==> flow/design.v (excerpt) <==
module pe_tile_new_unq1 (
clk,
config_addr,
config_data,
out_BUS16_S0_T0,
in_BUS16_S0_T0,
out_BUS16_S0_T1,
in_BUS16_S0_T1,
out_BUS16_S0_T2,
in_BUS16_S0_T2,
out_BUS16_S0_T3,
in_BUS16_S0_T3,
out_BUS16_S0_T4,
in_BUS16_S0_T4,
out_BUS16_S1_T0,
in_BUS16_S1_T0,
out_BUS16_S1_T1,
in_BUS16_S1_T1,
out_BUS16_S1_T2,
in_BUS16_S1_T2,
out_BUS16_S1_T3,
in_BUS16_S1_T3,
out_BUS16_S1_T4,
in_BUS16_S1_T4,
out_BUS16_S2_T0,
in_BUS16_S2_T0,
out_BUS16_S2_T1,
in_BUS16_S2_T1,
out_BUS16_S2_T2,
in_BUS16_S2_T2,
out_BUS16_S2_T3,
in_BUS16_S2_T3,
out_BUS16_S2_T4,
in_BUS16_S2_T4,
out_BUS16_S3_T0,
in_BUS16_S3_T0,
out_BUS16_S3_T1,
in_BUS16_S3_T1,
out_BUS16_S3_T2,
in_BUS16_S3_T2,
out_BUS16_S3_T3,
in_BUS16_S3_T3,
out_BUS16_S3_T4,
in_BUS16_S3_T4,
out_BUS1_S0_T0,
in_BUS1_S0_T0,
out_BUS1_S0_T1,
in_BUS1_S0_T1,
out_BUS1_S0_T2,
in_BUS1_S0_T2,
out_BUS1_S0_T3,
in_BUS1_S0_T3,
out_BUS1_S0_T4,
in_BUS1_S0_T4,
out_BUS1_S1_T0,
in_BUS1_S1_T0,
out_BUS1_S1_T1,
in_BUS1_S1_T1,
out_BUS1_S1_T2,
in_BUS1_S1_T2,
out_BUS1_S1_T3,
in_BUS1_S1_T3,
out_BUS1_S1_T4,
in_BUS1_S1_T4,
out_BUS1_S2_T0,
in_BUS1_S2_T0,
out_BUS1_S2_T1,
in_BUS1_S2_T1,
out_BUS1_S2_T2,
in_BUS1_S2_T2,
out_BUS1_S2_T3,
in_BUS1_S2_T3,
out_BUS1_S2_T4,
in_BUS1_S2_T4,
out_BUS1_S3_T0,
in_BUS1_S3_T0,
out_BUS1_S3_T1,
in_BUS1_S3_T1,
out_BUS1_S3_T2,
in_BUS1_S3_T2,
out_BUS1_S3_T3,
in_BUS1_S3_T3,
out_BUS1_S3_T4,
in_BUS1_S3_T4,
reset,
tile_id
);
Size in the first run: ~550 flip-flops, about 760 I/O pins, ~51000 sq um of cells after synthesis.
clock: 25.1 ns
lec_check: 0
cap_margin: 40
cell_pad_in_sites_detail_placement: 0
core_aspect_ratio: 0.8
core_margin: 2
core_utilization: 53
cts_cluster_diameter: 359
cts_cluster_size: 100
gpl_routability_driven: 0
min_routing_layer: met2
place_density_lb_addon: 0.26
setup_slack_margin: 2.84
slew_margin: 20
tns_end_percent: 20
run.sh (not shown) runs the stock make flow with config.mk's settings and CLKGATE_MAP_FILE=.
The baseline failed in global routing, error GRT-0116.
Change:
CAP_MARGIN = 20   (was 40)
CELL_PAD_IN_SITES_DETAIL_PLACEMENT = unset   (was 0)
CORE_ASPECT_RATIO = unset   (was 0.8)
CORE_UTILIZATION = 68   (was 53)
CTS_CLUSTER_DIAMETER = unset   (was 359)
CTS_CLUSTER_SIZE = 58   (was 100)
GPL_ROUTABILITY_DRIVEN = unset   (was 0)
MIN_ROUTING_LAYER = unset   (was met2)
PLACE_DENSITY_LB_ADDON = unset   (was 0.26)
SETUP_SLACK_MARGIN = unset   (was 2.84)
TNS_END_PERCENT = unset   (was 20)
clock period = 14.6 ns   (was 25.1 ns; I/O delays follow)
Result: The new run never finished: it broke off in global routing. Die size decreases by about 22%. Synthesized area does not change. Synthesized cell count does not change.
Change:
CORE_UTILIZATION = 58   (was 68)
SETUP_SLACK_MARGIN = 3.75   (was unset)
The new run died in global routing.
Synthesized cell count is unchanged.
Die area increases by 17%.
Synthesized area does not change.
Change:
CORE_UTILIZATION = 31   (was 58)
CTS_CLUSTER_SIZE = unset   (was 58)
SETUP_SLACK_MARGIN = unset   (was 3.75)
clock period = 24.9 ns   (was 14.6 ns; I/O delays follow)
Now the flow ran to the end with no violations.
Die size increases by 86%.
Synthesized area does not change.
Synthesized cell count does not change.


Starting RTL as in the previous note.
Design pe_tile_new_unq1, start of the top module:
module pe_tile_new_unq1 (
clk,
config_addr,
config_data,
out_BUS16_S0_T0,
in_BUS16_S0_T0,
out_BUS16_S0_T1,
in_BUS16_S0_T1,
out_BUS16_S0_T2,
in_BUS16_S0_T2,
out_BUS16_S0_T3,
in_BUS16_S0_T3,
out_BUS16_S0_T4,
in_BUS16_S0_T4,
out_BUS16_S1_T0,
in_BUS16_S1_T0,
out_BUS16_S1_T1,
in_BUS16_S1_T1,
out_BUS16_S1_T2,
in_BUS16_S1_T2,
out_BUS16_S1_T3,
in_BUS16_S1_T3,
out_BUS16_S1_T4,
in_BUS16_S1_T4,
out_BUS16_S2_T0,
in_BUS16_S2_T0,
out_BUS16_S2_T1,
in_BUS16_S2_T1,
out_BUS16_S2_T2,
in_BUS16_S2_T2,
out_BUS16_S2_T3,
in_BUS16_S2_T3,
out_BUS16_S2_T4,
in_BUS16_S2_T4,
out_BUS16_S3_T0,
in_BUS16_S3_T0,
out_BUS16_S3_T1,
in_BUS16_S3_T1,
out_BUS16_S3_T2,
in_BUS16_S3_T2,
out_BUS16_S3_T3,
in_BUS16_S3_T3,
out_BUS16_S3_T4,
in_BUS16_S3_T4,
out_BUS1_S0_T0,
in_BUS1_S0_T0,
out_BUS1_S0_T1,
in_BUS1_S0_T1,
out_BUS1_S0_T2,
in_BUS1_S0_T2,
out_BUS1_S0_T3,
in_BUS1_S0_T3,
out_BUS1_S0_T4,
in_BUS1_S0_T4,
out_BUS1_S1_T0,
in_BUS1_S1_T0,
out_BUS1_S1_T1,
in_BUS1_S1_T1,
out_BUS1_S1_T2,
in_BUS1_S1_T2,
out_BUS1_S1_T3,
in_BUS1_S1_T3,
out_BUS1_S1_T4,
in_BUS1_S1_T4,
out_BUS1_S2_T0,
in_BUS1_S2_T0,
out_BUS1_S2_T1,
in_BUS1_S2_T1,
out_BUS1_S2_T2,
in_BUS1_S2_T2,
out_BUS1_S2_T3,
in_BUS1_S2_T3,
out_BUS1_S2_T4,
in_BUS1_S2_T4,
out_BUS1_S3_T0,
in_BUS1_S3_T0,
  ...
clock: 15.6 ns
lec_check: 0
abc_area: 0
cap_margin: 20
cell_pad_in_sites_global_placement: 0
core_aspect_ratio: 0.91
core_margin: 2
core_utilization: 72
cts_cluster_diameter: 25
cts_cluster_size: 43
gpl_routability_driven: 1
hold_slack_margin: 0.08
max_routing_layer: met5
min_routing_layer: met1
place_density: 0.35
setup_slack_margin: -1.34
slew_margin: 20
tns_end_percent: 95
The baseline stopped in global routing (5_1_grt), error GRT-0116.
Change:
ABC_AREA = unset   (was 0)
CELL_PAD_IN_SITES_GLOBAL_PLACEMENT = unset   (was 0)
CORE_ASPECT_RATIO = unset   (was 0.91)
CORE_UTILIZATION = 40   (was 72)
CTS_CLUSTER_DIAMETER = unset   (was 25)
CTS_CLUSTER_SIZE = unset   (was 43)
GPL_ROUTABILITY_DRIVEN = unset   (was 1)
HOLD_SLACK_MARGIN = unset   (was 0.08)
MAX_ROUTING_LAYER = unset   (was met5)
MIN_ROUTING_LAYER = unset   (was met1)
PLACE_DENSITY = unset   (was 0.35)
SETUP_SLACK_MARGIN = unset   (was -1.34)
TNS_END_PERCENT = unset   (was 95)
clock period = 20.0 ns   (was 15.6 ns; I/O delays follow)
The changed run passed the timing, design-rule and antenna checks. Die size is higher by 79%. Synthesized area does not change. Synthesized cell count does not change.
Change:
CTS_CLUSTER_SIZE = 82   (was unset)
GPL_TIMING_DRIVEN = 0   (was unset)
HOLD_SLACK_MARGIN = -0.07   (was unset)
SLEW_MARGIN = 25   (was 20)
Result: The new run ran to the end with violations: setup timing. Fmax shrinks by a few percent. Routed wire length grows by a quarter to a third. Setup slack gets worse by 1.3 ns. Power grows by roughly a tenth. Area after synthesis stays the same. Register-to-register slack gets worse by 0.65 ns. Die area stays the same. Cell area grows by a few percent.
Change:
ABC_AREA = 1   (was unset)
CAP_MARGIN = 0   (was 20)
CELL_PAD_IN_SITES_GLOBAL_PLACEMENT = 3   (was unset)
CORE_ASPECT_RATIO = 0.86   (was unset)
CORE_MARGIN = 4   (was 2)
CORE_UTILIZATION = 48   (was 40)
CTS_CLUSTER_DIAMETER = 77   (was unset)
CTS_CLUSTER_SIZE = 46   (was 82)
MAX_ROUTING_LAYER = met5   (was unset)
MIN_ROUTING_LAYER = met2   (was unset)
Effect: Now the flow died in global placement without I/O (3_1_place_gp_skip_io). Synthesized area shrinks by a few percent. Die size shrinks by about a fifth. Synthesized cell count grows by about a fifth.
Power is estimated from default activity; no workload was simulated.
